==> flow/design.v <==
`timescale 1ns / 1ps
module checkfr_fsm(
    input [31:0] num_in,
    input clk, rst, r_i,
    output res,
    output reg r_o
    );
    reg [4:0] lst;
    reg [4:0] iter;
    reg res_rg;
    reg [1:0] state;
    reg [31:0] num;
    always@(posedge clk)
    begin
        if(rst)
            state <= 2'b00;
        else
        case(state)
        2'b00: if(r_i)
            begin
                lst <= 5'b11111;
                iter <= 0;
                res_rg <= 0;
                num <= num_in;
                state <= 2'b01;
            end
        2'b01:
            begin
                for(iter = 0; iter <= 22; iter = iter + 1)
                begin
                    if (lst == 5'b11111 && num[iter])
                        lst = iter;
                    else
                        lst = lst;
                end
                state <= 2'b10;
            end
        2'b10:
            begin
                if (num[30:23] > 7'b1111111)
                begin
                   res_rg = num[31] || ((22-(num[30:23]-7'b1111111)) >= lst) && (lst!=5'b11111);
                end
                else
                begin
                    res_rg = 1;
                end
                state <= 2'b00;
            end
        default:
            state <= 2'b00;
        endcase
    end
    always@(posedge clk)
    begin
        if(rst)
            r_o <= 0;
        else if(state == 2'b10)
            r_o <= 1;
        else
            r_o <= 0;
    end
    assign res = res_rg;
endmodule
`timescale 1ns / 1ps
module sum_fsm(
    input clk, rst, r_i,
    input [31:0] a, b,
    output [31:0] res,
    output reg r_o
    );
    reg [3:0] state;
    reg [31:0] mx;
    reg [31:0] mn;
    reg [24:0] mant;
    reg [22:0] mant_res;
    reg [8:0] exp;
    reg [4:0] carry;
    reg [4:0] iter;
    reg [31:0] res_reg;
    always@(posedge clk)
    begin
        if(rst)
            state <= 3'b000;
        else
        case(state)
            3'b000:
            begin
                state <= 3'b001;
                mx <= 0;
                mn <= 0;
                mant_res <= 0;
                mant <= 0;
                exp <= 0;
                carry <= 0;
                iter <= 0;
                res_reg <= 0;
            end
            3'b001: if(r_i)
            begin
                mx = (a[30:23] > b[30:23]) ? a : (((a[30:23] == b[30:23])) ? (a[22:0] > b[22:0] ? a : b) : b );
                mn = (a == mx) ? b : a;
                state <= 3'b010;
            end
            3'b010:
            begin
                mant <= (mx[31]^mn[31]) ? {1'b1, mx[22:0]} - ({1'b1, mn[22:0]} >> (mx[30:23]-mn[30:23])): {1'b1, mx[22:0]}+({1'b1, mn[22:0]} >> (mx[30:23]-mn[30:23]));
                state <= 3'b011;
            end
            3'b011:
            begin
                for(iter = 0; iter <= 24; iter = iter + 1)
                begin
                    if(mant[iter])
                        carry = iter;
                    else
                        carry = carry;
                end
                state <= 3'b100;
            end
            3'b100:
            begin
                mant_res <= mant[24] ? (mant >> 1) : (mant << (23-carry)); 
                state <= 3'b101;
            end
            3'b101:
            begin
                exp <= mx[30:23]+carry-5'b10111;
                state <= 3'b110;
            end
            3'b110:
            begin
                res_reg <= mx[31] ? {1'b1, exp[7:0], mant_res} : {1'b0, exp[7:0], mant_res};
                state <= 3'b111;
            end
            3'b111:
                state <= 3'b000;
            default:
                state <= 3'b000;
        endcase
    end
    always@(posedge clk)
    begin
        if(rst)
            r_o <= 0;
        else
        case(state)
            3'b000: r_o <= 0;
            3'b111: r_o <= 1;
        endcase
    end
    assign res = res_reg;
endmodule
`timescale 1ns / 1ps
module del_fsm(
    input [31:0] n, x,
    input clk, rst, r_i,
    output [31:0] res,
    output reg r_o
    );
    reg [24:0] divisible;
    reg [24:0] divider;
    reg [7:0] divs_exp;
    reg [7:0] divd_exp;
    reg divd_fb;
    reg divs_fb;
    reg [4:0] state;
    reg [4:0] iter;
    reg [23:0] mant_res;
    reg [24:0] reminder;
    reg [4:0] carry;
    reg [4:0] carry_sh;
    reg [8:0] exp;
    reg [31:0] res_reg;
    always@(posedge clk)
    begin
        if(rst)
            state <= 5'b00000;
        else
        case(state)
            5'b00000:
            begin
                divisible <= 0;
                divider <= 0;
                divs_exp <= 0;
                divd_exp <= 0;
                divd_fb <= 0;
                divs_fb <= 0;
                iter <= 0;
                mant_res <= 0;
                reminder <= 0;
                carry <= 0;
                res_reg <= 0;
                state <= 5'b00001;
            end
            5'b00001: if(r_i)
            begin
                divisible <= {1'b1, n[22:0]};
                divider <= {1'b1, x[22:0]};
                divs_exp <= n[30:23];
                divd_exp <= x[30:23];
                divd_fb <= n[31];
                divs_fb <= x[31];
                state <= 5'b00010;
            end
            5'b00010:
            begin
                if(divisible >= divider)
                begin
                    divisible <= divisible-divider;
                    mant_res <= mant_res +1'b1;
                    state <= 5'b00010;
                end
                else
                begin
                    reminder <= divisible;
                    state <= 5'b00011;
                end
            end
            5'b00011:
            begin
                reminder <= reminder << 1;
                state <= 5'b00100;
            end
            5'b00100:
            begin
                if(!mant_res[23])
                    state <= 5'b00101;
                else
                    state <= 5'b01010;  
            end
            5'b00101:
            begin
                if(reminder < divider)
                begin
                    mant_res <= mant_res << 1;
                    reminder <= reminder << 1;
                    state <= 5'b01001;
                end
                else
                    state <= 5'b00110;
            end
            5'b00110:
            begin
                mant_res <= (mant_res << 1) + 1'b1;
                state <= 5'b00111;
            end
            5'b00111:
            begin
                reminder <= reminder - divider;
                state <= 5'b01000;
            end
            5'b01000:
            begin
                reminder <= reminder << 1;
                state <= 5'b01001;
            end
            5'b01001:
            begin
                if(iter < 22)
                begin
                    iter <= iter + 1;
                    state <= 5'b00100;
                end
                else
                begin
                    state <= 5'b01010;
                    iter <= 0;
                end
            end
            5'b01010:  
            begin
                if(iter <= 23)
                    state <= 5'b01011;
                else
                    state <= 5'b01100;
            end
            5'b01011:
            begin
                if(mant_res[iter])
                begin
                    carry <= iter;
                    state <= 5'b01101;
                end
                else
                    state <= 5'b01101;
            end
            5'b01101:
            begin
                iter <= iter + 1;
                state <= 5'b01010;
            end
            5'b01100:
            begin
                carry_sh <= 23 - carry;
                state <= 5'b01110;
            end
            5'b01110:
            begin
                mant_res <= mant_res << carry_sh;
                state <= 5'b01111;
            end
            5'b01111:
            begin
                exp <= {1'b0,divs_exp}+7'b1111111-{1'b0,divd_exp};
                state <= 5'b10000;
            end
            5'b10000:
            begin
                res_reg <= {divs_fb^divd_fb, exp[7:0]-5'b10111+carry, mant_res[22:0]};
                state <= 5'b10001;
            end
            5'b10001:
            begin
                state <= 5'b00000;
            end
            default:
                state <= 5'b00000;
        endcase
    end
    always@(posedge clk)
    begin
        if(rst)
            r_o <= 0;
        else if(state == 5'b10001)
            r_o <= 1;
        else
            r_o <= 0;
    end    
    assign res = res_reg;
endmodule
`timescale 1ns / 1ps
module pow2_fsm(
    input [31:0] x,  
    input clk,
    input rst,
    input r_i,
    output [31:0] res,
    output err,
    output reg r_o
    );
    reg [8:0] exp_in;
    reg [22:0] mant_in;
    reg fb;
    reg [8:0] exp;
    reg [47:0] mant;
    reg [22:0] mant_res;
    reg [2:0] state;
    reg [31:0] res_reg;
    reg over;
    always@(posedge clk)
    begin
        if(rst)
            state <= 3'b000;
        else
        case(state)
        3'b000: if(r_i)
        begin
            exp_in <= x[30:23];
            mant_in <= x[22:0];
            fb <= x[31];
            exp <= 0;
            mant <= 0;
            mant_res <= 0;
            over <= 0;
            res_reg <= 0;
            state <= 3'b001;
        end
        3'b001:
        begin
            mant <= {1'b1,mant_in}*{1'b1,mant_in};
            state <= 3'b010;
        end
        3'b010:
        begin
            mant_res <= mant[47] ? mant[46:24] : mant[45:23];  
            state <= 3'b011;
        end
        3'b011:
        begin
            exp <= {1'b0,exp_in}+{1'b0,exp_in}-9'b001111111+mant[47];
            state <= 3'b100;
        end
        3'b100:
        begin
            res_reg = {1'b0, exp[7:0], mant_res};
            over = exp_in[7] ? {exp_in, mant_in} > res_reg[30:0] : {exp_in, mant_in} < res_reg[30:0];
            state <= 3'b101;
        end
        3'b101:
        begin
            state <= 3'b000;
        end
        default:
            state <= 3'b000;
        endcase
    end
    always@(posedge clk)
    begin
        if(rst)
            r_o <= 0;
        else if(state == 3'b101)
            r_o <= 1;
        else
            r_o <= 0;
    end
    assign res = res_reg;
    assign err = over;
endmodule
`timescale 1ns / 1ps
module fsm(
    input [15:0] dataIn,
    input R_I,
    input reset,
    input clk,
    output reg r_o,
    output reg [1:0] err,
    output [31:0] dataOut,
    output ready
    );
    reg [3:0] state;
    reg [31:0] reg_x;
    reg [31:0] reg_n;
    reg [31:0] counter;
    reg [31:0] step1;
    reg [31:0] step2;
    reg fr_i;
    reg fr_flag;
    wire fr_o;
    wire fr_res;
    reg incr_i;
    reg incr_flag;
    wire incr_o;
    wire [31:0] inc_res;
    reg sm_ri;
    reg sm_flag;
    wire sm_ro;
    wire [31:0] sm_res;
    reg dl_ri;
    reg dl_flag;
    wire dl_ro;
    wire [31:0] dl_res;
    reg pw_ri;
    reg pw_flag;
    wire pw_ro;
    wire pw_err;
    wire [31:0] pw_res;
    always@(posedge clk)
    begin
        if(reset)
        begin
            state <= 0;
            fr_i <= 0;
            incr_i <= 0;
            sm_ri <= 0;
            dl_ri <= 0;
            pw_ri <= 0;
        end
        else
        begin
            case(state)
                4'b0000:
                begin
                    reg_x <= 0;
                    reg_n <= 0;
                    counter <= 0;
                    err <= 0;
                    state <= 4'b0001;
                    fr_i <= 0;
                    fr_flag <= 1;
                    incr_i <= 0;
                    incr_flag <= 1;
                    sm_ri <= 0;
                    sm_flag <= 1;
                    dl_ri <= 0;
                    dl_flag <= 1;
                    pw_ri <= 0;
                    pw_flag <= 1;
                end
                4'b0001: if(R_I)
                begin
                    reg_x[31:16] <= dataIn;
                    state <= 4'b0010;
                end
                4'b0010: if(R_I)
                begin
                    reg_x[15:0] <= dataIn;
                    if ({reg_x[31:16], dataIn} == 0)
                    begin 
                        err <= 2'b11;
                        state <= 4'b1110;
                    end
                    else
                        state <= 4'b0011;    
                end
                4'b0011: if(R_I)
                begin
                    reg_n[31:16] <= dataIn;
                    state <= 4'b0100;
                end
                4'b0100: if(R_I)
                begin
                    reg_n[15:0] <= dataIn;
                    state <= 4'b1100;
                end
                4'b1100:  
                begin
                    if(fr_o)
                    begin
                        if(fr_res)
                        begin
                            err <= 2'b10;
                            reg_x <= 0;
                            fr_flag <= 1;
                            state <= 4'b1110;
                        end
                        else
                        begin
                            fr_flag <= 1;
                            state <= 4'b1101;
                        end
                    end
                    else
                    begin
                        if(fr_flag)
                        begin
                            fr_i <= 1;
                            fr_flag <= 0;
                        end
                        else
                            fr_i <= 0;
                   end
                end
                4'b1101:
                begin
                    state <= 4'b0101;
                end
                4'b0101:  
                begin
                    if(incr_o)
                    begin
                        counter <= inc_res;
                        if (inc_res[30:23]>reg_n[30:23] ? 1 : (inc_res[30:23]==reg_n[30:23] ? inc_res[22:0]>=reg_n[22:0] : 0))
                        begin
                            state <= 4'b0000;
                            incr_flag <= 1;
                        end
                        else
                        begin
                            incr_flag <= 1;
                            state <= 4'b0110;
                        end
                    end
                    else
                    begin
                        if(incr_flag)
                        begin
                            incr_i <= 1;
                            incr_flag <= 0;
                        end
                        else
                            incr_i <= 0;
                    end    
                end
                4'b0110:  
                begin
                    if(pw_ro)
                    begin
                        if (pw_err)
                        begin
                            err <= 2'b01;
                            reg_x <= 0;
                            state <= 4'b1110;
                            pw_flag <= 1;
                        end
                        else
                        begin
                            pw_flag <= 1;
                            step1 <= pw_res;
                            state <= 4'b0111;
                        end
                    end
                    else
                    begin
                        if(pw_flag)
                        begin
                            pw_ri <= 1;
                            pw_flag <= 0;
                        end
                        else
                            pw_ri <= 0;
                    end
                end
                4'b0111:  
                begin
                    if(dl_ro)
                    begin
                        dl_flag <= 1;
                        step2 <= dl_res;
                        state <= 4'b1000;
                    end
                    else
                    begin
                        if(dl_flag)
                        begin
                            dl_ri <= 1;
                            dl_flag <= 0;
                        end
                        else
                            dl_ri <= 0;
                   end
                end
                4'b1000:  
                begin
                    if(sm_ro)
                    begin
                        sm_flag <= 1;
                        reg_x <= sm_res;
                        state <= 4'b1110;
                    end
                    else
                    begin
                        if(sm_flag)
                        begin
                            sm_ri <= 1;
                            sm_flag <= 0;
                        end
                        else
                            sm_ri <= 0;
                    end
                end
                4'b1110:  
                begin
                    if(err==0)
                        state <= 4'b0101;
                    else
                        state <= 4'b0000;
                end
            endcase 
        end
    end
    always@(posedge clk)
    begin
        if(reset)
            r_o <= 0;
        else
        case(state)
            4'b0000: r_o <= 0;
            4'b0101: r_o <= 0;
            4'b1110: r_o <= 1;
            4'b1101: r_o <= 1;
        endcase
    end
    assign dataOut = reg_x;
    assign ready = (state == 4'b0001) || (state == 4'b0010) ||
                   (state == 4'b0011) || (state == 4'b0100);
    checkfr_fsm FR(
        .clk(clk),
        .rst(reset),
        .r_i(fr_i),
        .num_in(reg_n),
        .res(fr_res),
        .r_o(fr_o)
    );
    sum_fsm INCR(
        .clk(clk),
        .rst(reset),
        .r_i(incr_i),
        .r_o(incr_o),
        .a(counter),
        .b(32'b00111111100000000000000000000000),
        .res(inc_res)
    );
    sum_fsm SM(
        .clk(clk),
        .rst(reset),
        .r_i(sm_ri),
        .r_o(sm_ro),
        .a(step1),
        .b(step2),
        .res(sm_res)
    );
    pow2_fsm PW(
        .clk(clk),
        .rst(reset),
        .r_i(pw_ri),
        .r_o(pw_ro),
        .x(reg_x),
        .err(pw_err),
        .res(pw_res)
    );
    del_fsm DL(
        .clk(clk),
        .rst(reset),
        .r_i(dl_ri),
        .r_o(dl_ro),
        .n(reg_n),
        .x(reg_x),
        .res(dl_res)
    );
endmodule
==> flow/run.sh <==
#!/bin/bash
# the make line also repeats each setting of config.mk as NAME=value (left out here)
make -C /OpenROAD-flow-scripts/flow DESIGN_CONFIG=/design/flow/config.mk WORK_HOME=/design/flow/orfs CLKGATE_MAP_FILE= finish
==> flow/config.mk <==
export PLATFORM = sky130hd
export DESIGN_NAME = fsm
export DESIGN_NICKNAME = fsm
export VERILOG_FILES = /design/flow/design.v
export SDC_FILE = /design/flow/constraint.sdc
export NUM_CORES = 4
export LEC_CHECK = 0
export CAP_MARGIN = 20
export CORE_MARGIN = 2
export CORE_UTILIZATION = 40
export GPL_ROUTABILITY_DRIVEN = 0
export GPL_TIMING_DRIVEN = 0
export MAX_ROUTING_LAYER = met5
export SLEW_MARGIN = 35
==> flow/constraint.sdc <==
create_clock -name core_clock -period 10.0 [get_ports {clk}]
set_input_delay 2.0000 -clock core_clock [delete_from_list [all_inputs] [get_ports {clk}]]
set_output_delay 2.0000 -clock core_clock [all_outputs]
set_load 0.01 [all_outputs]
==> flow_summary.toml, run 1 <==
# synthesis and place-and-route metrics
[status]
status = "timing/DRC/antenna clean"

[placement]
number_of_buffers_inserted_by_port_buffering = 52
dp_hpwl_um = 149000
placed_area_sq_mm = 0.0705

[worst_setup_path]
worst-path-buf-inv = 6
worst_r2r_endpoint = "PW.mant[46]$_SDFFCE_PN0P_"
cp-end-kind = "register"
reg2reg_depth = 26
critical_path.most_common_cell = "sky130_fd_sc_hd__fa_1"
critPathSlowestCell = "sky130_fd_sc_hd__edfxtp_1"
critical_path_required_ns = 10.42
critical_path.endpoint = "PW.mant[46]$_SDFFCE_PN0P_"
regToRegSetupSlack_ns = 0.52
critical_path.startpoint_type = "register"
cp_data_arrival_time_ns = 9.90
critical_path.startpoint = "PW.mant_in[3]$_DFFE_PP_"
path_max_fanout = 10
timing.critical_path.slowest_cell_delay_ns = 0.88
r2r_start = "PW.mant_in[3]$_DFFE_PP_"
critical_path.top_delay_family = "adder cells"
path_depth = 26
critPathKind = "reg -> reg"

[routing]
top_layer_used = "met5"
dr.pass1.iters = 23
drt-wirelength-per-cell_um = 21.7
route.detailed.vias_per_inst = 5.51
met1Wirelength_um = 83800
finalWirelength_um = 189000
met3RoutedLength_um = 14600
route.detailed.drc = 0
count_of_vias_placed_by_the_detailed_router = 48000
drt_iter0_drc = 4527
route.antenna.remaining_nets = 0
wl_met2_um = 85500

[clock_network]
max-clock-path-buffers = 3
numCtsBuffers = 92
tritoncts_num_sinks = 874
tritoncts = "built"
cts.clk_slew.worst_paths_ns = 0.06
number_of_levels_the_h_tree_was_split_into = 3
clock_insertion_delay_worst_skew_ns = 0.70
root_buffer = "sky130_fd_sc_hd__clkbuf_16"

[sta]
grt_setup_unrepaired = "no"
finalCriticalPeriod_ns = 9.48
timing.final.crit_share_pct = 94.8
finalSetupViolations = 0
worst_slew_slack_as_a_fraction_of_its_limit_pct = 33.0
timing.clock.skew_ns = 0.0375
achievable-frequency_mhz = 105
finalHoldViolations = 0
report.final.slew_viol_count = 0
timing_worst_slew_pin_value_ns = 1.01

[synthesis]
yosys_most_used_dff = "sky130_fd_sc_hd__edfxtp_1"
yosys.area_share.simple_pct = 14.9
synth_area_sq_mm = 0.0664
ys_top_logic_family = "adder cells"
yosys-top-cells-count = "sky130_fd_sc_hd__edfxtp_1 (808), sky130_fd_sc_hd__inv_1 (781), sky130_fd_sc_hd__ha_1 (451), sky130_fd_sc_hd__and2_1 (443), sky130_fd_sc_hd__fa_1 (433)"
area_leader_netlist = "sky130_fd_sc_hd__edfxtp_1"
ys_seq_elements = 874
syn_nets = 7143
top_cell = "sky130_fd_sc_hd__edfxtp_1"
ys_async_sr_fraction_pct = 0
area_fraction_in_mux_cells_pct = 5.18
ys_cells = 6240
area_fraction_in_compound_gates_pct = 10.7
ys_sh_adder_pct = 21.5
enable_flop_cells = 808
yosys-top-cells-area = "sky130_fd_sc_hd__edfxtp_1 (37%), sky130_fd_sc_hd__fa_1 (13%), sky130_fd_sc_hd__ha_1 (8.5%)"
number_of_warnings_reported_in_the_yosys_synthesis_log = 5
xor_share_pct = 3.11
yosys.stat.chipArea_sq_mm = 0.0664
synth.avg_cell_area_sq_um = 10.6
sequential_element_share_of_the_synthesized_area_pct = 38.5
synthesis.instances = 6240
synth.lib_cells_used.distinct = 93
synthDominantCellAreaShare_pct = 36.5

[pwr]
clock_power_share_pct = 39.6
vdd_ir_drop_max_mv = 0.139
power.group.top = "registers"
total_sequential_power_mw = 4.17
netSwitchingFraction_pct = 26.3
p_sw_mw = 2.36
power_mw = 8.97
powerDensity_mw_per_mm2 = 121
intPower_mw = 6.62
seq_power_share_pct = 46.5
power.combinational.fraction_pct = 13.9
leakage_nw = 30.4
power.combinational.total_mw = 1.25
clock_net_power_mw = 3.56

[floorplan]
placement_rows = 149
dieWidth_um = 411
floorplan.die.height_um = 411
top_level_ports = 55
coreArea_sq_mm = 0.165
die_area_sq_mm = 0.169
floorplan.core_util_pct = 40.3

[global_route]
maximum_number_of_pins_on_one_net_before_global_route_repair = 26
grt_util_all_layers_pct = 22.2
grt_first_pass_wirelength_um = 288000
antenna_violations_before_repair = 14
first_global_vias = 47800
grt_overflow = 0

[min_path]
hold-path-cell-count = 0
min-delay-start = "PW.res_reg[8]$_SDFFCE_PN0P_"
worst_hold_path_type = "reg -> reg"
min_to = "step1[8]$_DFFE_PP_"

[run]
max-cap-violations = 0
warning_count = 34

[cells_and_area]
final_nets = 7353
area.growth.synth_to_final_pct = 11.3
final_design_area_no_fill_sq_mm = 0.0739
[through the flow]
step	setup slack, ns	utilization (%)	hold WS, ns	std cells	setup TNS, ns
6_report	0.517	44.8	0.411	8720	0
5_1_grt	0.0823	44.8	0.410	8717	0
4_1_cts	0.0469	44.6	0.406	8686	0
3_5_place_dp	-0.289	42.7	0.405	8513	-1.13
3_3_place_gp	-0.330	42.2	0.402	8481	-1.38
2_1_floorplan	1.88	-	0.400	6240	0
[per-layer routing]
metal / track usage [%] / vias to the layer above
met4: 5.96 / 8
met2: 35.0 / 1754
met1: 31.2 / 23800
met3: 4.09 / 320
met5: 0 / -
li1: - / 22200
[final cells by class]
cell class	count	area, sq um
Multi-Input combinational cell	4323	37100
Clock buffer	121	2570
Inverter	793	2990
Timing Repair Buffer	116	1370
Clock inverter	50	558
Fill cell	15500	91100
Antenna cell	4	10.0
Buffer	250	995
Sequential cell	874	25600
Tap cell	2189	2740
[repair_timing]
action / CTS / global route
resized: 4 / 15
hold buffers: 0 / 0
pin swaps: 0 / 0
buffers inserted: 2 / 29
endpoints found under the setup margin: 6 / 6
==> run 2: changes to the inputs <==
- CORE_UTILIZATION: 40 -> 19
- GPL_ROUTABILITY_DRIVEN: 0 -> default
- GPL_TIMING_DRIVEN: 0 -> default
- MAX_ROUTING_LAYER: met5 -> default
- SLEW_MARGIN: 35 -> 20
- clock period: 10.0 -> 15.5 ns (I/O delays scaled with it)
==> run 2 against run 1 <==
  * Sequential power fell by 35%
  * Worst setup slack improved by 5.9 ns
  * Sequential share of layout area fell by 0.82 points
  * Critical path type unchanged
  * Register-to-register slack improved by 5.9 ns
  * Utilization fell by 23 points
  * First-iteration DRC count rose by 1.2%
  * Still clean on timing, DRC and antenna
  * Critical path depth fell by 1
  * Sequential cell count did not move
==> flow_summary.toml, run 2 <==
# synthesis and place-and-route metrics
[worst_setup_path]
critPathSlowestCell = "sky130_fd_sc_hd__edfxtp_1"
cp-end-kind = "register"
reg2reg_depth = 25
worst-path-buf-inv = 5
critical_path.startpoint = "PW.mant_in[2]$_DFFE_PP_"
path_max_fanout = 14
timing.critical_path.slowest_cell_delay_ns = 0.68
regToRegSetupSlack_ns = 6.39
path_depth = 25
critical_path.top_delay_family = "adder cells"
critical_path.startpoint_type = "register"
critical_path.most_common_cell = "sky130_fd_sc_hd__fa_1"
worst_r2r_endpoint = "PW.mant[46]$_SDFFCE_PN0P_"
r2r_start = "PW.mant_in[2]$_DFFE_PP_"
critPathKind = "reg -> reg"
cp_data_arrival_time_ns = 9.57
critical_path_required_ns = 15.96
critical_path.endpoint = "PW.mant[46]$_SDFFCE_PN0P_"

[sta]
worst_slew_slack_as_a_fraction_of_its_limit_pct = 25.9
finalHoldViolations = 0
report.final.slew_viol_count = 0
timing_worst_slew_pin_value_ns = 1.11
timing.final.crit_share_pct = 58.8
post-route-worst-setup-slack_ns = 6.39
timing.clock.skew_ns = 0.0530
fin_worst_hold_slack_ns = 0.414
finalCriticalPeriod_ns = 9.11
final.setup.tns_ns = 0
finalSetupViolations = 0
achievable-frequency_mhz = 110
grt_setup_unrepaired = "no"

[pwr]
clock_net_power_mw = 2.34
leakage_nw = 30.0
total_sequential_power_mw = 2.70
netSwitchingFraction_pct = 26.6
power.combinational.total_uw = 763
p_sw_mw = 1.54
clock_power_share_pct = 40.4
powerDensity_mw_per_mm2 = 76.7
seq_power_share_pct = 46.5
vdd_ir_drop_max_mv = 0.0774
power_mw = 5.81
power.group.top = "registers"
power.combinational.fraction_pct = 13.1
intPower_mw = 4.26

[synthesis]
ys_cells = 6240
xor_share_pct = 3.11
synth.avg_cell_area_sq_um = 10.6
yosys-top-cells-area = "sky130_fd_sc_hd__edfxtp_1 (37%), sky130_fd_sc_hd__fa_1 (13%), sky130_fd_sc_hd__ha_1 (8.5%)"
yosys.stat.chipArea_sq_mm = 0.0664
yosys_most_used_dff = "sky130_fd_sc_hd__edfxtp_1"
synth_area_sq_mm = 0.0664
number_of_warnings_reported_in_the_yosys_synthesis_log = 5
ys_top_logic_family = "adder cells"
synthesis.instances = 6240
area_leader_netlist = "sky130_fd_sc_hd__edfxtp_1"
synth.lib_cells_used.distinct = 93
ys_sh_adder_pct = 21.5
synthDominantCellAreaShare_pct = 36.5
yosys-top-cells-count = "sky130_fd_sc_hd__edfxtp_1 (808), sky130_fd_sc_hd__inv_1 (781), sky130_fd_sc_hd__ha_1 (451), sky130_fd_sc_hd__and2_1 (443), sky130_fd_sc_hd__fa_1 (433)"
area_fraction_in_mux_cells_pct = 5.18
syn_nets = 7143
ys_seq_elements = 874
ys_async_sr_fraction_pct = 0
sequential_element_share_of_the_synthesized_area_pct = 38.5
top_cell = "sky130_fd_sc_hd__edfxtp_1"
area_fraction_in_compound_gates_pct = 10.7
enable_flop_cells = 808
yosys.area_share.simple_pct = 14.9

[status]
status = "timing/DRC/antenna clean"

[routing]
route.detailed.drc = 0
count_of_vias_placed_by_the_detailed_router = 46200
dr.pass1.iters = 8
finalWirelength_um = 179000
route.detailed.vias_per_inst = 4.24
route.antenna.remaining_nets = 0
drt_iter0_drc = 4580
drt-wirelength-per-cell_um = 16.4

[floorplan]
floorplan.die.height_um = 595
placement_rows = 217
coreArea_sq_mm = 0.349
floorplan.core_util_pct = 19.1
top_level_ports = 55
die_area_sq_mm = 0.354
dieWidth_um = 595

[cells_and_area]
area.growth.synth_to_final_pct = 14.0
final_nets = 7120
num-fill-cells = 37600

[global_route]
first_global_vias = 45200
maximum_number_of_pins_on_one_net_before_global_route_repair = 71
grt_util_all_layers_pct = 9.83
grt_overflow = 0
antenna_violations_before_repair = 8
grt_first_pass_wirelength_um = 274000

[placement]
dp_hpwl_um = 136000
number_of_buffers_inserted_by_port_buffering = 54
finalWeightedCongestion = 0.895
pre_cts_slack_ns = 6.28

[clock_network]
cts_hold_repair.buffers = 0
cts.clk_slew.worst_paths_ns = 0.06
number_of_levels_the_h_tree_was_split_into = 3
post_cts_resize_count = 0
root_buffer = "sky130_fd_sc_hd__clkbuf_16"
tritoncts_num_sinks = 874
tritoncts = "built"
numCtsBuffers = 90
max-clock-path-buffers = 3
cts.repair_timing.setup_buffer_count = 0
clock_insertion_delay_worst_skew_ns = 0.73

[run]
warning_count = 34
max-cap-violations = 0

[min_path]
hold-path-cell-count = 0
worst_hold_path_type = "reg -> reg"
min_to = "step1[30]$_DFFE_PP_"
min-delay-start = "PW.res_reg[30]$_SDFFCE_PN0P_"
-- run 2: cell type report --
cell class,count,area (sq um),area share [%]
Multi-Input combinational cell,4323,37000,48.9
Sequential cell,874,25600,33.8
Tap cell,4599,5750,7.60
Inverter,793,2980,3.93
Clock buffer,113,2460,3.25
Timing Repair Buffer,135,1170,1.55
Clock inverter,53,737,0.973
Antenna cell,3,7.51,0.00991
-- run 2: stage by stage --
step	util [%]	cell area, sq um	instances
floorplan	-	66400	6240
global placement	20.8	72500	10700
detailed placement	20.8	72500	10700
CTS	21.7	75700	10900
global route	21.7	75700	10900
finish	21.7	75700	10900
-- run 2: per-layer routing --
metal	up-vias	share of wire, %	track usage, %
li1	21700	-	-
met1	22900	45	13.5
met2	1423	47	16.1
met3	226	5.8	1.22
met4	0	2.8	2.79
met5	-	0	0
==> run 3: changes to the inputs <==
- CAP_MARGIN: 20 -> 30
- CELL_PAD_IN_SITES_DETAIL_PLACEMENT: default -> 2
- CELL_PAD_IN_SITES_GLOBAL_PLACEMENT: default -> 0
- CORE_ASPECT_RATIO: default -> 0.58
- CORE_MARGIN: 2 -> 3
- CORE_UTILIZATION: 19 -> 40
- GPL_ROUTABILITY_DRIVEN: default -> 0
- MAX_ROUTING_LAYER: default -> met5
- MIN_ROUTING_LAYER: default -> met2
- PLACE_DENSITY_LB_ADDON: default -> 0.17
- SLEW_MARGIN: 20 -> 30
- clock period: 15.5 -> 10.0 ns (I/O delays scaled with it)
==> run 3 against run 2 <==
  * The flow now stops in global routing
  * Synthesized cell count unchanged
  * Die area down 52%
  * Area after synthesis unchanged
==> flow_summary.toml, run 3 <==
# yosys + openroad results
[synthesis]
yosys.stat.chipArea_sq_mm = 0.0664
ys_top_logic_family = "adder cells"
yosys-top-cells-count = "sky130_fd_sc_hd__edfxtp_1 (808), sky130_fd_sc_hd__inv_1 (781), sky130_fd_sc_hd__ha_1 (451), sky130_fd_sc_hd__and2_1 (443), sky130_fd_sc_hd__fa_1 (433)"
synth.avg_cell_area_sq_um = 10.6
ys_seq_elements = 874
ys_cells = 6240
sequential_element_share_of_the_synthesized_area_pct = 38.5
enable_flop_cells = 808
ys_sh_adder_pct = 21.5
synthesis.instances = 6240
synthDominantCellAreaShare_pct = 36.5
area_fraction_in_mux_cells_pct = 5.18
area_leader_netlist = "sky130_fd_sc_hd__edfxtp_1"
area_fraction_in_compound_gates_pct = 10.7
synth_area_sq_mm = 0.0664
number_of_warnings_reported_in_the_yosys_synthesis_log = 5
ys_async_sr_fraction_pct = 0
yosys.area_share.simple_pct = 14.9
yosys_most_used_dff = "sky130_fd_sc_hd__edfxtp_1"
syn_nets = 7143
yosys-top-cells-area = "sky130_fd_sc_hd__edfxtp_1 (37%), sky130_fd_sc_hd__fa_1 (13%), sky130_fd_sc_hd__ha_1 (8.5%)"
top_cell = "sky130_fd_sc_hd__edfxtp_1"
xor_share_pct = 3.11
synth.lib_cells_used.distinct = 93

[status]
stop_error = "[ERROR GRT-0116] Global routing finished with congestion. Check the congestion regions in the DRC Viewer."
status = "stopped before the end"
outcome.stop_stage = "global routing"

[floorplan]
placement_rows = 113
dieWidth_um = 541
floorplan.die.height_um = 316
die_area_sq_mm = 0.171
coreArea_sq_mm = 0.164
floorplan.core_util_pct = 40.4
top_level_ports = 55

[global_route]
grt_overflow = 34
grt_util_all_layers_pct = 50.6

[clock_network]
cts_hold_repair.buffers = 0
cts.repair_timing.setup_buffer_count = 0
tritoncts_num_sinks = 874
number_of_levels_the_h_tree_was_split_into = 3
post_cts_resize_count = 0
root_buffer = "sky130_fd_sc_hd__clkbuf_16"
numCtsBuffers = 88
max-clock-path-buffers = 3

[placement]
number_of_buffers_inserted_by_port_buffering = 54
dp_hpwl_um = 204000
==> run 3: metrics by stage <==
step	hold WS (ns)	cell area (sq um)	util, %	cells	worst slack (ns)
after CTS	0.422	72700	44.2	8491	0.461
after detailed placement	0.407	69600	42.4	8328	0.550
after global placement	0.403	69600	42.3	8324	1.02
after floorplan	0.400	66400	-	6240	1.88
==> run 3: per-layer routing <==
layer,GRT overflow,GRT usage [%]
met4,0,17.9
met1,-,-
met5,7,40.6
met3,27,68.6
met2,0,52.9
==> run 4: changes to the inputs <==
- ABC_AREA: default -> 1
- CAP_MARGIN: 30 -> 20
- CELL_PAD_IN_SITES_DETAIL_PLACEMENT: 2 -> default
- CELL_PAD_IN_SITES_GLOBAL_PLACEMENT: 0 -> default
- CORE_ASPECT_RATIO: 0.58 -> default
- CORE_MARGIN: 3 -> 2
- CORE_UTILIZATION: 40 -> 71
- CTS_CLUSTER_SIZE: default -> 19
- GPL_ROUTABILITY_DRIVEN: 0 -> default
- MAX_ROUTING_LAYER: met5 -> default
- MIN_ROUTING_LAYER: met2 -> default
- PLACE_DENSITY: default -> 0.36
- PLACE_DENSITY_LB_ADDON: 0.17 -> default
- SLEW_MARGIN: 30 -> 20
- clock period: 10.0 -> 5.1 ns (I/O delays scaled with it)
==> run 4 against run 3 <==
  * The layout now fails its checks (setup timing)
  * Area after synthesis fell by 1.1%
  * Die area fell by 45%
  * Synthesized cell count rose by 21%
==> flow_summary.toml, run 4 <==
# synthesis and place-and-route metrics
[status]
status = "failed layout checks"
checkFailReasons = "setup timing"

[cells_and_area]
num-fill-cells = 4407
finish.utilization_pct = 86.7
final-comb-area_sq_mm = 0.0357
finish.cell_count_without_fillers = 9541
sequential_cell_area_sq_mm = 0.0256
final_nets = 9166
area.growth.synth_to_final_pct = 21.0
final_design_area_no_fill_sq_mm = 0.0795

[global_route]
maximum_number_of_pins_on_one_net_before_global_route_repair = 65
grt_first_pass_wirelength_um = 327000
grt_util_all_layers_pct = 45.2
globalRouteMet1Util_pct = 52.7
grt_most_used_layer = "met2"
antenna_violations_before_repair = 20
first_global_vias = 60000
groute.layer.met3.usage_pct = 12.4
gr-usage-met2_pct = 72.9
grt_overflow = 0

[routing]
count_of_vias_placed_by_the_detailed_router = 62600
route.antenna.remaining_nets = 0
dr.pass1.iters = 13
route.detailed.drc = 0
drt_iter0_drc = 10900
route.detailed.vias_per_inst = 6.57
drt-wirelength-per-cell_um = 25.4
finalWirelength_um = 242000

[min_path]
worst_hold_path_type = "reg -> reg"
min_to = "step1[28]$_DFFE_PP_"
min-delay-start = "PW.res_reg[28]$_SDFFCE_PN0P_"
hold-path-cell-count = 0

[worst_setup_path]
critPathSlowestCell = "sky130_fd_sc_hd__edfxtp_1"
regToRegSetupSlack_ns = -3.79
critical_path.endpoint = "PW.mant[41]$_SDFFCE_PN0P_"
timing.critical_path.slowest_cell_delay_ns = 0.60
worst_r2r_endpoint = "PW.mant[41]$_SDFFCE_PN0P_"
critical_path.startpoint = "PW.mant_in[17]$_DFFE_PP_"
path_max_fanout = 6
critical_path.top_delay_family = "adder cells"
cp_data_arrival_time_ns = 9.40
critPathKind = "reg -> reg"
reg2reg_depth = 44
cp-end-kind = "register"
critical_path.startpoint_type = "register"
worst-path-buf-inv = 12
critical_path_required_ns = 5.61
r2r_start = "PW.mant_in[17]$_DFFE_PP_"
path_depth = 44

[run]
warning_count = 39
max-cap-violations = 0

[floorplan]
floorplan.die.height_um = 308
die_area_sq_mm = 0.0950
placement_rows = 111
coreArea_sq_mm = 0.0917
top_level_ports = 55
floorplan.core_util_pct = 71.7
dieWidth_um = 308

[synthesis]
xor_share_pct = 1.57
area_leader_netlist = "sky130_fd_sc_hd__edfxtp_1"
synth_area_sq_mm = 0.0657
yosys.stat.chipArea_sq_mm = 0.0657
area_fraction_in_mux_cells_pct = 0.183
number_of_warnings_reported_in_the_yosys_synthesis_log = 5
ys_top_logic_family = "adder cells"
syn_nets = 8448
synthDominantCellAreaShare_pct = 36.9
ys_async_sr_fraction_pct = 0
top_cell = "sky130_fd_sc_hd__inv_1"
yosys.area_share.simple_pct = 15.1
synth.lib_cells_used.distinct = 65
ys_sh_adder_pct = 21.8
sequential_element_share_of_the_synthesized_area_pct = 39.0
area_fraction_in_compound_gates_pct = 11.4
ys_cells = 7545
enable_flop_cells = 808
synthesis.instances = 7545
yosys-top-cells-area = "sky130_fd_sc_hd__edfxtp_1 (37%), sky130_fd_sc_hd__fa_1 (13%), sky130_fd_sc_hd__inv_1 (9.3%)"
synth.avg_cell_area_sq_um = 8.71
yosys-top-cells-count = "sky130_fd_sc_hd__inv_1 (1636), sky130_fd_sc_hd__nand2_1 (1428), sky130_fd_sc_hd__edfxtp_1 (808), sky130_fd_sc_hd__o21ai_0 (561), sky130_fd_sc_hd__nor2_1 (555)"
ys_seq_elements = 874
yosys_most_used_dff = "sky130_fd_sc_hd__edfxtp_1"

[sta]
achievable-frequency_mhz = 112
report.final.slew_viol_count = 0
timing.final.crit_share_pct = 174
finalCriticalPeriod_ns = 8.89
timing_worst_slew_pin_value_ns = 1.27
post-route-worst-setup-slack_ns = -3.79
fin_worst_hold_slack_ns = 0.408
worst_slew_slack_as_a_fraction_of_its_limit_pct = 14.9
timing.clock.skew_ns = 0.0361
final.setup.tns_ns = -154.80
finalHoldViolations = 0
grt_setup_unrepaired = "yes"
finalSetupViolations = 150

[pwr]
intPower_mw = 14.4
total_sequential_power_mw = 8.25
power.combinational.total_mw = 5.88
powerDensity_mw_per_mm2 = 268
clock_net_power_mw = 7.16
netSwitchingFraction_pct = 32.2
seq_power_share_pct = 38.8
power_mw = 21.3
leakage_nw = 38.1
power.group.top = "registers"
vdd_ir_drop_max_mv = 0.345
power.combinational.fraction_pct = 27.6
p_sw_mw = 6.85
clock_power_share_pct = 33.6

[clock_network]
tritoncts = "built"
clock_insertion_delay_worst_skew_ns = 0.70
number_of_levels_the_h_tree_was_split_into = 3
root_buffer = "sky130_fd_sc_hd__clkbuf_16"
tritoncts_num_sinks = 874
numCtsBuffers = 89
max-clock-path-buffers = 3
cts.clk_slew.worst_paths_ns = 0.07

[placement]
finalWeightedCongestion = 0.991
pre_cts_slack_ns = -3.32
dp_hpwl_um = 149000
placed_cells_incl_taps = 9144
placed_area_sq_mm = 0.0720
number_of_buffers_inserted_by_port_buffering = 54
run 4: per-layer routing:
layer	routed length [um]	part of all wire [%]
met4	24300	10
met3	35100	14
met1	74900	31
met5	595	0.25
met2	108000	44
run 4: cell type report:
cell class                      instances  area share (%)
Sequential cell                       874            32.2
Multi-Input combinational cell       4756            44.9
Timing Repair Buffer                  881            9.26
Timing Repair inverter                  1         0.00472
Antenna cell                           17          0.0535
Clock inverter                         44           0.666
Inverter                             1660            7.87
Clock buffer                          122            3.15
Tap cell                             1186            1.87
run 4: what timing repair did:
action                                 CTS  global route
hold buffers                             0             0
gates cloned                             4             3
setup endpoints to repair              107           152
pin swaps                              138           285
endpoints found under the hold margin    0             0
resized                                310           454
setup buffers                          158           144
==> run 5: changes to the inputs <==
- ABC_AREA: 1 -> 0
- CAP_MARGIN: 20 -> 0
- CORE_UTILIZATION: 71 -> 72
- CTS_CLUSTER_DIAMETER: default -> 194
- CTS_CLUSTER_SIZE: 19 -> 13
- GPL_TIMING_DRIVEN: default -> 1
- PLACE_DENSITY: 0.36 -> default
- PLACE_DENSITY_LB_ADDON: default -> 0.04
- SETUP_SLACK_MARGIN: default -> 2.38
- clock period: 5.1 -> 8.16 ns (I/O delays scaled with it)
==> run 5 against run 4 <==
  * The run now finishes clean
  * Sequential power down 38%
  * Clock skew shrank 0.00085 ns
  * Synthesized cell count shrank 17%
  * Utilization shrank 6.6 points
  * Total power decreased by 51%
  * Critical path depth is 17 lower
  * Maximum frequency grew 15%
  * Critical path type unchanged
  * Highest routed layer unchanged
==> flow_summary.toml, run 5 <==
# synthesis and place-and-route metrics
[status]
status = "timing/DRC/antenna clean"

[worst_setup_path]
cp-end-kind = "register"
critical_path.top_delay_family = "adder cells"
cp_data_arrival_time_ns = 8.09
regToRegSetupSlack_ns = 0.45
critPathKind = "reg -> reg"
path_depth = 27
critical_path.most_common_cell = "sky130_fd_sc_hd__fa_1"
reg2reg_depth = 27
critPathSlowestCell = "sky130_fd_sc_hd__fa_1"
worst-path-buf-inv = 7
timing.critical_path.slowest_cell_delay_ns = 0.57
critical_path_required_ns = 8.55
critical_path.startpoint_type = "register"
worst_r2r_endpoint = "PW.mant[44]$_SDFFCE_PN0P_"
path_max_fanout = 14
critical_path.startpoint = "PW.mant_in[1]$_DFFE_PP_"
r2r_start = "PW.mant_in[1]$_DFFE_PP_"
critical_path.endpoint = "PW.mant[44]$_SDFFCE_PN0P_"

[cells_and_area]
final_nets = 7268
finish.cell_count_without_fillers = 7618
area.growth.synth_to_final_pct = 10.4
sequential_cell_area_sq_mm = 0.0256
num-fill-cells = 5440
final-comb-area_sq_mm = 0.0384

[synthesis]
enable_flop_cells = 808
synthesis.instances = 6240
area_leader_netlist = "sky130_fd_sc_hd__edfxtp_1"
top_cell = "sky130_fd_sc_hd__edfxtp_1"
ys_cells = 6240
ys_sh_adder_pct = 21.5
synth_area_sq_mm = 0.0664
number_of_warnings_reported_in_the_yosys_synthesis_log = 5
ys_top_logic_family = "adder cells"
ys_async_sr_fraction_pct = 0
ys_seq_elements = 874
synth.lib_cells_used.distinct = 93
syn_nets = 7143
sequential_element_share_of_the_synthesized_area_pct = 38.5
synthDominantCellAreaShare_pct = 36.5
area_fraction_in_compound_gates_pct = 10.7
yosys_most_used_dff = "sky130_fd_sc_hd__edfxtp_1"
yosys-top-cells-count = "sky130_fd_sc_hd__edfxtp_1 (808), sky130_fd_sc_hd__inv_1 (781), sky130_fd_sc_hd__ha_1 (451), sky130_fd_sc_hd__and2_1 (443), sky130_fd_sc_hd__fa_1 (433)"
area_fraction_in_mux_cells_pct = 5.18
yosys-top-cells-area = "sky130_fd_sc_hd__edfxtp_1 (37%), sky130_fd_sc_hd__fa_1 (13%), sky130_fd_sc_hd__ha_1 (8.5%)"
xor_share_pct = 3.11
yosys.stat.chipArea_sq_mm = 0.0664
synth.avg_cell_area_sq_um = 10.6
yosys.area_share.simple_pct = 14.9

[global_route]
grt_first_pass_wirelength_um = 277000
first_global_vias = 48000
grt_util_all_layers_pct = 38.1
grt_overflow = 0
maximum_number_of_pins_on_one_net_before_global_route_repair = 72
antenna_violations_before_repair = 5

[run]
warning_count = 37
max-cap-violations = 0

[sta]
timing.final.crit_share_pct = 94.5
report.final.slew_viol_count = 0
finalHoldViolations = 0
worst_slew_slack_as_a_fraction_of_its_limit_pct = 25.4
fin_worst_hold_slack_ns = 0.403
achievable-frequency_mhz = 130
timing.clock.skew_ns = 0.0352
timing_worst_slew_pin_value_ns = 1.12
final.setup.tns_ns = 0
finalCriticalPeriod_ns = 7.71
finalSetupViolations = 0
grt_setup_unrepaired = "yes"

[routing]
drt_iter0_drc = 6487
count_of_vias_placed_by_the_detailed_router = 49500
route.detailed.vias_per_inst = 6.50
wl_met2_um = 83300
dr.pass1.iters = 9
met3RoutedLength_um = 19700
met1Wirelength_um = 70900
finalWirelength_um = 182000
route.detailed.drc = 0
route.antenna.remaining_nets = 0
top_layer_used = "met5"
drt-wirelength-per-cell_um = 23.9

[clock_network]
numCtsBuffers = 77
clock_insertion_delay_worst_skew_ns = 0.67
tritoncts_num_sinks = 874
cts_hold_repair.buffers = 0
number_of_levels_the_h_tree_was_split_into = 3
root_buffer = "sky130_fd_sc_hd__clkbuf_16"
max-clock-path-buffers = 3
tritoncts = "built"
cts.clk_slew.worst_paths_ns = 0.07

[pwr]
clock_power_share_pct = 33.4
vdd_ir_drop_max_mv = 0.153
p_sw_mw = 2.92
seq_power_share_pct = 48.8
power_mw = 10.5
leakage_nw = 30.7
power.combinational.total_mw = 1.87
intPower_mw = 7.58
netSwitchingFraction_pct = 27.8
total_sequential_power_mw = 5.12
powerDensity_mw_per_mm2 = 143
clock_net_power_mw = 3.51
power.group.top = "registers"
power.combinational.fraction_pct = 17.8

[floorplan]
floorplan.die.height_um = 308
dieWidth_um = 308
placement_rows = 111
top_level_ports = 55
die_area_sq_mm = 0.0947
coreArea_sq_mm = 0.0915
floorplan.core_util_pct = 72.6

[placement]
placed_cells_incl_taps = 7329
number_of_buffers_inserted_by_port_buffering = 54
finalWeightedCongestion = 0.978
dp_hpwl_um = 132000

[min_path]
min_to = "step2[10]$_DFFE_PP_"
worst_hold_path_type = "reg -> reg"
min-delay-start = "DL.res_reg[10]$_SDFFCE_PN0P_"
hold-path-cell-count = 0
## run 5: area by class of cell
cell class / count / area share (%)
Antenna cell: 5 / 0.0171
Tap cell: 1186 / 2.02
Clock inverter: 7 / 0.162
Clock buffer: 134 / 2.92
Multi-Input combinational cell: 4323 / 52.3
Sequential cell: 874 / 34.9
Timing Repair Buffer: 296 / 3.58
Inverter: 793 / 4.09
## run 5: repair_timing
item	4_1_cts	5_1_grt
buffers inserted	92	46
pin swaps	67	81
resized	156	129
gates cloned	1	2
endpoints found under the setup margin	53	40
## run 5: stage by stage
stage	setup slack [ns]	utilization, %	cell area [sq um]
4_1_cts	0.589	78.9	72200
3_3_place_gp	0.276	74.8	68500
3_5_place_dp	0.140	74.8	68500
5_1_grt	0.238	80.1	73300
6_report	0.453	80.1	73300
2_1_floorplan	0.824	-	66700
## run 5: per-layer routing
layer	up-vias	GRT usage, %
li1	22000	-
met1	24100	53.6
met2	2888	58.9
met3	544	7.87
met4	6	14.4
met5	-	0
==> run 6: changes to the inputs <==
- ABC_AREA: 0 -> default
- CAP_MARGIN: 0 -> 20
- CTS_CLUSTER_DIAMETER: 194 -> default
- CTS_CLUSTER_SIZE: 13 -> 10
- GPL_TIMING_DRIVEN: 1 -> default
- PLACE_DENSITY_LB_ADDON: 0.04 -> default
- SETUP_SLACK_MARGIN: 2.38 -> 1.48
- clock period: 8.16 -> 6.07 ns (I/O delays scaled with it)
==> run 6 against run 5 <==
  * Now fails the layout checks on capacitance limit, slew limit, setup timing
  * Wire length grew 9.4%
  * Total power grew 50%
  * Sequential power grew 35%
  * Cell area grew 5.7%
  * Combinational power grew 67%
  * Clock power grew 62%
  * Count of clock-buffer cells in the layout grew 30
  * Clock skew grew 0.019 ns
  * Synthesized cell count is the same
  * Sequential cell count is the same
  * Critical path type unchanged
  * Critical endpoint is now PW.mant[47]$_SDFFCE_PN0P_
==> flow_summary.toml, run 6 <==
# synthesis and place-and-route metrics
[status]
status = "failed layout checks"
checkFailReasons = "capacitance limit, slew limit, setup timing"

[global_route]
grt_first_pass_wirelength_um = 291000
maximum_number_of_pins_on_one_net_before_global_route_repair = 70
grt_overflow = 0
first_global_vias = 51700
grt_util_all_layers_pct = 40.2
antenna_violations_before_repair = 6

[synthesis]
synthDominantCellAreaShare_pct = 36.5
yosys.area_share.simple_pct = 14.9
synth.avg_cell_area_sq_um = 10.6
synth_area_sq_mm = 0.0664
area_fraction_in_mux_cells_pct = 5.18
yosys_most_used_dff = "sky130_fd_sc_hd__edfxtp_1"
number_of_warnings_reported_in_the_yosys_synthesis_log = 5
enable_flop_cells = 808
yosys-top-cells-count = "sky130_fd_sc_hd__edfxtp_1 (808), sky130_fd_sc_hd__inv_1 (781), sky130_fd_sc_hd__ha_1 (451), sky130_fd_sc_hd__and2_1 (443), sky130_fd_sc_hd__fa_1 (433)"
ys_seq_elements = 874
sequential_element_share_of_the_synthesized_area_pct = 38.5
ys_top_logic_family = "adder cells"
synthesis.instances = 6240
top_cell = "sky130_fd_sc_hd__edfxtp_1"
synth.lib_cells_used.distinct = 93
ys_async_sr_fraction_pct = 0
syn_nets = 7143
yosys.stat.chipArea_sq_mm = 0.0664
xor_share_pct = 3.11
ys_cells = 6240
yosys-top-cells-area = "sky130_fd_sc_hd__edfxtp_1 (37%), sky130_fd_sc_hd__fa_1 (13%), sky130_fd_sc_hd__ha_1 (8.5%)"
area_leader_netlist = "sky130_fd_sc_hd__edfxtp_1"
ys_sh_adder_pct = 21.5
area_fraction_in_compound_gates_pct = 10.7

[run]
max-cap-violations = 1
warning_count = 39

[worst_setup_path]
path_max_fanout = 5
regToRegSetupSlack_ns = -1.86
worst-path-buf-inv = 4
critical_path.endpoint = "PW.mant[47]$_SDFFCE_PN0P_"
critical_path.startpoint_type = "register"
reg2reg_depth = 24
timing.critical_path.slowest_cell_delay_ns = 0.62
cp_data_arrival_time_ns = 8.35
critical_path.startpoint = "PW.mant_in[11]$_DFFE_PP_"
r2r_start = "PW.mant_in[11]$_DFFE_PP_"
critical_path_required_ns = 6.49
critPathKind = "reg -> reg"
critical_path.top_delay_family = "adder cells"
worst_r2r_endpoint = "PW.mant[47]$_SDFFCE_PN0P_"
critPathSlowestCell = "sky130_fd_sc_hd__fa_2"
crit_path_cell_trace = "buf_4, and2_1, fa_2, fa_2, fa_1, fa_2, fa_1, inv_1, fa_1, inv_1, fa_1, ha_1, a211oi_4, or3_1, nand4_1, or4_4, a311oi_2, buf_4, o21ai_4, a2111oi_4, nor3_4, nor4_4, or3_4, a21boi_2"
path_depth = 24
cp-end-kind = "register"
critical_path.most_common_cell = "sky130_fd_sc_hd__fa_1"

[pwr]
power.group.top = "registers"
p_sw_mw = 4.43
total_sequential_power_mw = 6.91
clock_net_power_mw = 5.70
powerDensity_mw_per_mm2 = 203
clock_power_share_pct = 36.2
netSwitchingFraction_pct = 28.2
power.combinational.total_mw = 3.12
leakage_nw = 32.8
seq_power_share_pct = 43.9
intPower_mw = 11.3
vdd_ir_drop_max_mv = 0.250
power.combinational.fraction_pct = 19.8

[min_path]
min-delay-start = "PW.res_reg[5]$_SDFFCE_PN0P_"
worst_hold_path_type = "reg -> reg"
min_to = "step1[5]$_DFFE_PP_"
hold-path-cell-count = 0

[clock_network]
cts_hold_repair.buffers = 0
clock_insertion_delay_worst_skew_ns = 0.70
max-clock-path-buffers = 3
tritoncts_num_sinks = 874
numCtsBuffers = 100
number_of_levels_the_h_tree_was_split_into = 3
cts.clk_slew.worst_paths_ns = 0.06
tritoncts = "built"
root_buffer = "sky130_fd_sc_hd__clkbuf_16"

[placement]
placed_area_sq_mm = 0.0711
finalWeightedCongestion = 0.960
number_of_buffers_inserted_by_port_buffering = 54
dp_hpwl_um = 138000

[sta]
fin_worst_hold_slack_ns = 0.399
post-route-worst-setup-slack_ns = -1.86
timing.final.crit_share_pct = 131
finalCriticalPeriod_ns = 7.93
achievable-frequency_mhz = 126
finalSetupViolations = 34
worst_slew_slack_as_a_fraction_of_its_limit_pct = -48.9
grt_setup_unrepaired = "yes"
finalHoldViolations = 0
report.final.slew_viol_count = 4
timing_worst_slew_pin_value_ns = 2.21
timing.clock.skew_ns = 0.0541

[routing]
finalWirelength_um = 200000
route.antenna.remaining_nets = 0
count_of_vias_placed_by_the_detailed_router = 52600
drt_iter0_drc = 6933
route.detailed.vias_per_inst = 6.59
route.detailed.drc = 0
dr.pass1.iters = 8
drt-wirelength-per-cell_um = 25.0

[cells_and_area]
final_design_area_no_fill_sq_mm = 0.0775
final_nets = 7613
sequential_cell_area_sq_mm = 0.0256
final-comb-area_sq_mm = 0.0393
finish.utilization_pct = 84.7
area.growth.synth_to_final_pct = 16.7
num-fill-cells = 4783

[floorplan]
floorplan.core_util_pct = 72.6
placement_rows = 111
dieWidth_um = 308
top_level_ports = 55
die_area_sq_mm = 0.0947
coreArea_sq_mm = 0.0915
floorplan.die.height_um = 308
-- run 6: through the flow --
step                      setup TNS [ns]  total power [mW]  setup WS [ns]  std cells
after floorplan                   -20.79              8.47          -1.27       6240
after global placement            -32.61              9.19          -1.72       7622
after detailed placement          -37.07              9.24          -1.92       7622
after CTS                         -28.01              15.1          -1.42       7885
after global routing              -47.70              16.1          -2.01       7971
final                             -38.61              15.7          -1.86       7976
-- run 6: area by class of cell --
class,count,area share (%)
multi-input cells,4323,50.7
flip-flops and latches,874,33.0
repair buffers,618,6.74
inverters,793,3.86
clock buffers,164,3.62
well taps,1186,1.91
clock inverters,12,0.189
diodes,6,0.0194
-- run 6: per-layer routing --
layer	track usage (%)	vias up	part of all wire [%]
li1	-	22700	-
met5	0	-	0.028
met3	8.02	903	11
met2	63.6	3475	46
met4	19.9	4	6.3
met1	53.4	25500	37
-- run 6: timing repair --
item | in CTS | in global routing
cloned | 1 | 1
resized | 239 | 203
buffers inserted | 86 | 81
pin swaps | 133 | 114
setup endpoints to repair | 66 | 113
==> run 7: changes to the inputs <==
- ABC_AREA: default -> 1
- CORE_UTILIZATION: 72 -> 63
- CTS_CLUSTER_SIZE: 10 -> 98
- SETUP_SLACK_MARGIN: 1.48 -> default
- clock period: 6.07 -> 8.61 ns (I/O delays scaled with it)
==> run 7 against run 6 <==
  * The run now finishes clean
  * Synthesized cell count grew 21%
  * Sequential share of layout area grew 2.5 points
  * Worst hold slack gained 0.017 ns
  * First-iteration DRC count shrank 17%
  * Cell area shrank 7.1%
  * Via count shrank 1.3%
  * Clock skew shrank 0.0048 ns
  * Largest cell class unchanged
==> flow_summary.toml, run 7 <==
# synthesis and place-and-route metrics
[pwr]
clock_power_share_pct = 38.5
power.combinational.fraction_pct = 16.1
total_sequential_power_mw = 4.86
seq_power_share_pct = 45.4
leakage_nw = 34.5
power_mw = 10.7
power.group.top = "registers"
intPower_mw = 7.63
netSwitchingFraction_pct = 28.7
p_sw_mw = 3.07
power.combinational.total_mw = 1.72
vdd_ir_drop_max_mv = 0.177
powerDensity_mw_per_mm2 = 149
clock_net_power_mw = 4.12

[global_route]
grt_overflow = 0
maximum_number_of_pins_on_one_net_before_global_route_repair = 65
grt_util_all_layers_pct = 33.9
first_global_vias = 49200
antenna_violations_before_repair = 2
grt_first_pass_wirelength_um = 278000

[sta]
timing.clock.skew_ns = 0.0493
final.setup.tns_ns = 0
report.final.slew_viol_count = 0
timing.final.crit_share_pct = 96.1
timing_worst_slew_pin_value_ns = 1.07
post-route-worst-setup-slack_ns = 0.337
finalHoldViolations = 0
finalCriticalPeriod_ns = 8.27
grt_setup_unrepaired = "yes"
achievable-frequency_mhz = 121
finalSetupViolations = 0
worst_slew_slack_as_a_fraction_of_its_limit_pct = 28.3

[status]
status = "timing/DRC/antenna clean"

[clock_network]
root_buffer = "sky130_fd_sc_hd__clkbuf_16"
clock_insertion_delay_worst_skew_ns = 0.70
cts.clk_slew.worst_paths_ns = 0.06
max-clock-path-buffers = 3
number_of_levels_the_h_tree_was_split_into = 3
numCtsBuffers = 94
tritoncts = "built"
tritoncts_num_sinks = 874

[synthesis]
sequential_element_share_of_the_synthesized_area_pct = 39.0
yosys-top-cells-area = "sky130_fd_sc_hd__edfxtp_1 (37%), sky130_fd_sc_hd__fa_1 (13%), sky130_fd_sc_hd__inv_1 (9.3%)"
area_fraction_in_compound_gates_pct = 11.4
number_of_warnings_reported_in_the_yosys_synthesis_log = 5
yosys_most_used_dff = "sky130_fd_sc_hd__edfxtp_1"
yosys.area_share.simple_pct = 15.1
top_cell = "sky130_fd_sc_hd__inv_1"
ys_async_sr_fraction_pct = 0
area_fraction_in_mux_cells_pct = 0.183
xor_share_pct = 1.57
synthDominantCellAreaShare_pct = 36.9
ys_top_logic_family = "adder cells"
yosys.stat.chipArea_sq_mm = 0.0657
synth.avg_cell_area_sq_um = 8.71
ys_sh_adder_pct = 21.8
enable_flop_cells = 808
ys_cells = 7545
synth.lib_cells_used.distinct = 65
synth_area_sq_mm = 0.0657
area_leader_netlist = "sky130_fd_sc_hd__edfxtp_1"
yosys-top-cells-count = "sky130_fd_sc_hd__inv_1 (1636), sky130_fd_sc_hd__nand2_1 (1428), sky130_fd_sc_hd__edfxtp_1 (808), sky130_fd_sc_hd__o21ai_0 (561), sky130_fd_sc_hd__nor2_1 (555)"
ys_seq_elements = 874
syn_nets = 8448
synthesis.instances = 7545

[cells_and_area]
final_design_area_no_fill_sq_mm = 0.0720
area.growth.synth_to_final_pct = 9.59
finish.cell_count_without_fillers = 9067
num-fill-cells = 8317
final_nets = 8513

[worst_setup_path]
reg2reg_depth = 45
cp-end-kind = "register"
cp_data_arrival_time_ns = 8.81
critPathKind = "reg -> reg"
regToRegSetupSlack_ns = 0.34
critical_path.startpoint_type = "register"
critical_path.endpoint = "PW.mant[46]$_SDFFCE_PN0P_"
worst_r2r_endpoint = "PW.mant[46]$_SDFFCE_PN0P_"
timing.critical_path.slowest_cell_delay_ns = 0.56
worst-path-buf-inv = 11
critical_path.startpoint = "PW.mant_in[7]$_DFFE_PP_"
critical_path.most_common_cell = "sky130_fd_sc_hd__nand2_1"
path_max_fanout = 4
critPathSlowestCell = "sky130_fd_sc_hd__fa_1"
r2r_start = "PW.mant_in[7]$_DFFE_PP_"
critical_path.top_delay_family = "adder cells"
critical_path_required_ns = 9.14
path_depth = 45

[floorplan]
die_area_sq_mm = 0.107
placement_rows = 118
dieWidth_um = 327
floorplan.die.height_um = 327
coreArea_sq_mm = 0.103
top_level_ports = 55
floorplan.core_util_pct = 63.5

[routing]
route.antenna.remaining_nets = 0
drt-wirelength-per-cell_um = 20.2
dr.pass1.iters = 6
route.detailed.vias_per_inst = 5.72
finalWirelength_um = 183000
drt_iter0_drc = 5756
route.detailed.drc = 0
count_of_vias_placed_by_the_detailed_router = 51900

[placement]
finalWeightedCongestion = 0.962
number_of_buffers_inserted_by_port_buffering = 54
pre_cts_slack_ns = 0.112
placed_area_sq_mm = 0.0680
dp_hpwl_um = 139000
placed_cells_incl_taps = 8832

[min_path]
hold-path-cell-count = 0
min-delay-start = "PW.res_reg[0]$_SDFFCE_PN0P_"
worst_hold_path_type = "reg -> reg"
min_to = "step1[0]$_DFFE_PP_"

[run]
warning_count = 37
max-cap-violations = 0
run 7: final cells by class:
class	instances	area, sq um	area share (%)
Multi-Input combinational cell	4756	33300	46.3
Sequential cell	874	25600	35.5
Inverter	1660	6230	8.66
Clock buffer	119	2550	3.54
Timing Repair Buffer	223	2000	2.77
Tap cell	1380	1730	2.40
Clock inverter	52	563	0.782
Timing Repair inverter	1	5.00	0.00695
Antenna cell	2	5.00	0.00695
run 7: stage by stage:
step	hold slack, ns	util, %
after floorplan	0.392	-
after global placement	0.401	65.7
after detailed placement	0.405	65.7
after CTS	0.414	68.7
after global routing	0.427	69.5
final	0.416	69.5
run 7: metal layers:
layer	GRT usage [%]	routed length, um	up-vias	part of all wire [%]
li1	-	-	24500	-
met1	48.5	75700	24700	41
met2	53.0	82800	2337	45
met3	5.39	17500	356	9.5
met4	11.6	6900	2	3.8
met5	0	11	-	0.0060
run 7: repair_timing:
action,CTS,global route
hold buffers,0,0
gates resized,0,105
endpoints found under the setup margin,0,27
setup buffers,0,54
==> run 8: changes to the inputs <==
- ABC_AREA: 1 -> default
- CAP_MARGIN: 20 -> 30
- CELL_PAD_IN_SITES_DETAIL_PLACEMENT: default -> 2
- CELL_PAD_IN_SITES_GLOBAL_PLACEMENT: default -> 0
- CORE_ASPECT_RATIO: default -> 0.58
- CORE_MARGIN: 2 -> 3
- CORE_UTILIZATION: 63 -> 40
- CTS_CLUSTER_SIZE: 98 -> default
- GPL_ROUTABILITY_DRIVEN: default -> 0
- MAX_ROUTING_LAYER: default -> met4
- MIN_ROUTING_LAYER: default -> met2
- PLACE_DENSITY_LB_ADDON: default -> 0.17
- SLEW_MARGIN: 20 -> 30
- clock period: 8.61 -> 6.6 ns (I/O delays scaled with it)
==> run 8 against run 7 <==
  * The run now fails in global routing
  * Synthesized cell count shrank 17%
  * Area after synthesis grew 1.1%
  * Die area grew 60%
==> flow_summary.toml, run 8 <==
# yosys + openroad results
[clock_network]
numCtsBuffers = 87
max-clock-path-buffers = 3
tritoncts_num_sinks = 874
root_buffer = "sky130_fd_sc_hd__clkbuf_16"
number_of_levels_the_h_tree_was_split_into = 3
cts_hold_repair.buffers = 0

[floorplan]
coreArea_sq_mm = 0.164
floorplan.core_util_pct = 40.4
dieWidth_um = 541
floorplan.die.height_um = 316
die_area_sq_mm = 0.171
placement_rows = 113
top_level_ports = 55

[synthesis]
enable_flop_cells = 808
ys_cells = 6240
ys_top_logic_family = "adder cells"
yosys_most_used_dff = "sky130_fd_sc_hd__edfxtp_1"
xor_share_pct = 3.11
ys_async_sr_fraction_pct = 0
synth.avg_cell_area_sq_um = 10.6
ys_sh_adder_pct = 21.5
number_of_warnings_reported_in_the_yosys_synthesis_log = 5
synth_area_sq_mm = 0.0664
ys_seq_elements = 874
area_leader_netlist = "sky130_fd_sc_hd__edfxtp_1"
yosys.area_share.simple_pct = 14.9
yosys-top-cells-count = "sky130_fd_sc_hd__edfxtp_1 (808), sky130_fd_sc_hd__inv_1 (781), sky130_fd_sc_hd__ha_1 (451), sky130_fd_sc_hd__and2_1 (443), sky130_fd_sc_hd__fa_1 (433)"
syn_nets = 7143
area_fraction_in_compound_gates_pct = 10.7
synthesis.instances = 6240
yosys.stat.chipArea_sq_mm = 0.0664
area_fraction_in_mux_cells_pct = 5.18
top_cell = "sky130_fd_sc_hd__edfxtp_1"
yosys-top-cells-area = "sky130_fd_sc_hd__edfxtp_1 (37%), sky130_fd_sc_hd__fa_1 (13%), sky130_fd_sc_hd__ha_1 (8.5%)"
sequential_element_share_of_the_synthesized_area_pct = 38.5
synthDominantCellAreaShare_pct = 36.5
synth.lib_cells_used.distinct = 93

[status]
stop_error = "[ERROR GRT-0116] Global routing finished with congestion. Check the congestion regions in the DRC Viewer."
status = "stopped before the end"
outcome.stop_stage = "global routing"

[placement]
number_of_buffers_inserted_by_port_buffering = 54
pre_cts_slack_ns = -1.79
dp_hpwl_um = 223000

[global_route]
grt_overflow = 1942
grt_util_all_layers_pct = 70.9
run 8: stage by stage:
| stage | hold WS, ns | TNS [ns] | instances | cell area, sq um |
|---|---|---|---|---|
| after floorplan | 0.400 | -8.68 | 6240 | 66700 |
| after detailed placement | 0.408 | -36.25 | 8744 | 73100 |
| after global placement | 0.405 | -24.17 | 8742 | 73000 |
| after CTS | 0.417 | -24.76 | 8950 | 77200 |
run 8: timing repair:
item | in CTS
cloned | 2
pin swaps | 70
resized | 179
setup buffers | 43
endpoints found under the setup margin | 31
run 8: metal layers:
layer	GRT overflow	GRT usage, %
met4	170	48.6
met3	1560	82.2
met1	-	-
met2	212	72.5
met5	-	-
Power is estimated from default activity; no workload was simulated.
